the reference run:
Design tpumac, start of the top module:
module tpumac
 #(parameter BITS_AB=8,
   parameter BITS_C=16)
  (
   input clk, rst_n, WrEn, en,
   input signed [BITS_AB-1:0] Ain,
   input signed [BITS_AB-1:0] Bin,
   input signed [BITS_C-1:0] Cin,
   output reg signed [BITS_AB-1:0] Aout,
   output reg signed [BITS_AB-1:0] Bout,
   output reg signed [BITS_C-1:0] Cout
  );
  reg signed [BITS_C-1:0] Mult;
  reg [BITS_C-1:0] Adder, CMux;
  assign Mult = Ain * Bin;
  assign Adder = Mult + Cout;
  assign CMux = WrEn ? Cin : Adder;
  always@(posedge clk, negedge rst_n) begin
	if (!rst_n) begin
		Aout <= '0;
		Bout <= '0;
		Cout <= '0;
	end
	else if (en) begin
		Aout <= Ain;
		Bout <= Bin;
		Cout <= CMux;
	end
  end
endmodule
Size in the first run: about 410 cells after synthesis, ~32 flip-flops, roughly 4200 µm² of cells after synthesis.
make LEC_CHECK=0 CAP_MARGIN=20 CORE_MARGIN=2 CORE_UTILIZATION=72 PLACE_DENSITY_LB_ADDON=0.24 SETUP_SLACK_MARGIN=-0.41 SLEW_MARGIN=20 finish   # period 4.46 ns
run.sh (not shown) runs the stock make flow with config.mk's settings and CLKGATE_MAP_FILE=.
Status: the reference run FAILED at 4_1_cts (tool error)
--- input diff the reference run..the trial run ---
- PLACE_DENSITY_LB_ADDON no longer set, was 0.24
- CORE_UTILIZATION now 40, was 72
- SETUP_SLACK_MARGIN no longer set, was -0.41
- the clock period (ns, I/O delays scaled along) now 5.2, was 4.46
Notes after the runs:
- Die size: the trial run exceeds the reference run
- The reference run did not finish; a tool error ended it in 4_1_cts.
- The trial run reached the end of the flow, and the finished layout is clean on the timing, design-rule and antenna checks.
- Compared with the reference run, the trial run improves worst slack at placement.
- Diff the reference run -> the trial run: instance area at placement moved up, tally of buffers added on design ports about even.
- The xor and xnor area share after synthesis was comparable across the trial run and the reference run.
- Going from the reference run to the trial run, effective utilization at floorplan shrinks by 34 points.
- Cell count after placement of the trial run exceeds that of the reference run by more than 10%.
- Re number of flops mapped to enable cells by yosys: no difference whatsoever between the reference run and the trial run.
- Relative to the reference run, post-DP HPWL has decreased by about 30% in the trial run.

========
Setup of run A:
tpumac again, from the RTL that the note above started with.
clock: 4.46 ns
lec_check: 0
cap_margin: 20
core_margin: 2
core_utilization: 66
setup_slack_margin: 1.14
slew_margin: 20
Every stage of run A finished as expected; the final checks, on the other hand, flagged setup timing, which means the layout fails.
Input changes introduced in run B (baseline for comparison: run A):
# run A
export LEC_CHECK = 0
export CAP_MARGIN = 20
export CORE_MARGIN = 2
export CORE_UTILIZATION = 66
export SETUP_SLACK_MARGIN = 1.14
export SLEW_MARGIN = 20
create_clock -name core_clock -period 4.46 [get_ports {clk}]
# run B
export LEC_CHECK = 0
export CAP_MARGIN = 20
export CORE_MARGIN = 2
export CORE_UTILIZATION = 72
export PLACE_DENSITY_LB_ADDON = 0.24
export SETUP_SLACK_MARGIN = -0.39
export SLEW_MARGIN = 20
create_clock -name core_clock -period 4.46 [get_ports {clk}]
Findings:
To summarise run A: no stage aborted, but the layout did not pass its checks, failing on setup timing. FAIL run B @ clock tree synthesis: tool exited with error. Diff run A -> run B | die area | decrease of 7.9%. Per-instance average area after synthesis: run A vs run B identical. Max height of the chip across run B and run A: run A.
Here is what was changed in the inputs of run C compared with run B.
# run B
export LEC_CHECK = 0
export CAP_MARGIN = 20
export CORE_MARGIN = 2
export CORE_UTILIZATION = 72
export PLACE_DENSITY_LB_ADDON = 0.24
export SETUP_SLACK_MARGIN = -0.39
export SLEW_MARGIN = 20
create_clock -name core_clock -period 4.46 [get_ports {clk}]
# run C
export LEC_CHECK = 0
export CAP_MARGIN = 20
export CORE_MARGIN = 2
export CORE_UTILIZATION = 64
export CTS_CLUSTER_DIAMETER = 43
export SLEW_MARGIN = 20
create_clock -name core_clock -period 4.95 [get_ports {clk}]
[summary]
Pre-CTS worst setup slack up 0.68 ns in run C wrt run B
Die size on run C is behind run B.
Compared with run B, in run C die span in y rose by 4.6 µm, cell count in the Yosys report has remained practically unchanged.
Run C: flow complete, layout not clean; failing: setup timing
Comparing run C against run B, there is no change at all in synthesized cell count.
diff inputs: run C => run D
# run C
export LEC_CHECK = 0
export CAP_MARGIN = 20
export CORE_MARGIN = 2
export CORE_UTILIZATION = 64
export CTS_CLUSTER_DIAMETER = 43
export SLEW_MARGIN = 20
create_clock -name core_clock -period 4.95 [get_ports {clk}]
# run D
export LEC_CHECK = 0
export CAP_MARGIN = 20
export CORE_MARGIN = 2
export CORE_UTILIZATION = 72
export CTS_CLUSTER_DIAMETER = 27
export CTS_CLUSTER_SIZE = 25
export PLACE_DENSITY_LB_ADDON = 0.27
export SLEW_MARGIN = 20
create_clock -name core_clock -period 4.95 [get_ports {clk}]
Findings:
Of the runs run D and run C, none of them finished clean.
As the logs show, run D stopped at clock tree synthesis after a tool error, so it never reached the end of the flow.
Compared with run C, in run D simple-gate area share of the yosys netlist neither gained nor lost much, core area lost 12%, die area lost about 10%.
Changes observed in run D relative to run C: core utilization at floorplan saw an increase, final weighted congestion in routability-driven placement saw a decrease.
Reported for run D and run C, share of async-settable or async-resettable flops after synthesis turned out identical to the last digit.
NOTE: y dimension of the die in run D falls short of that of run C
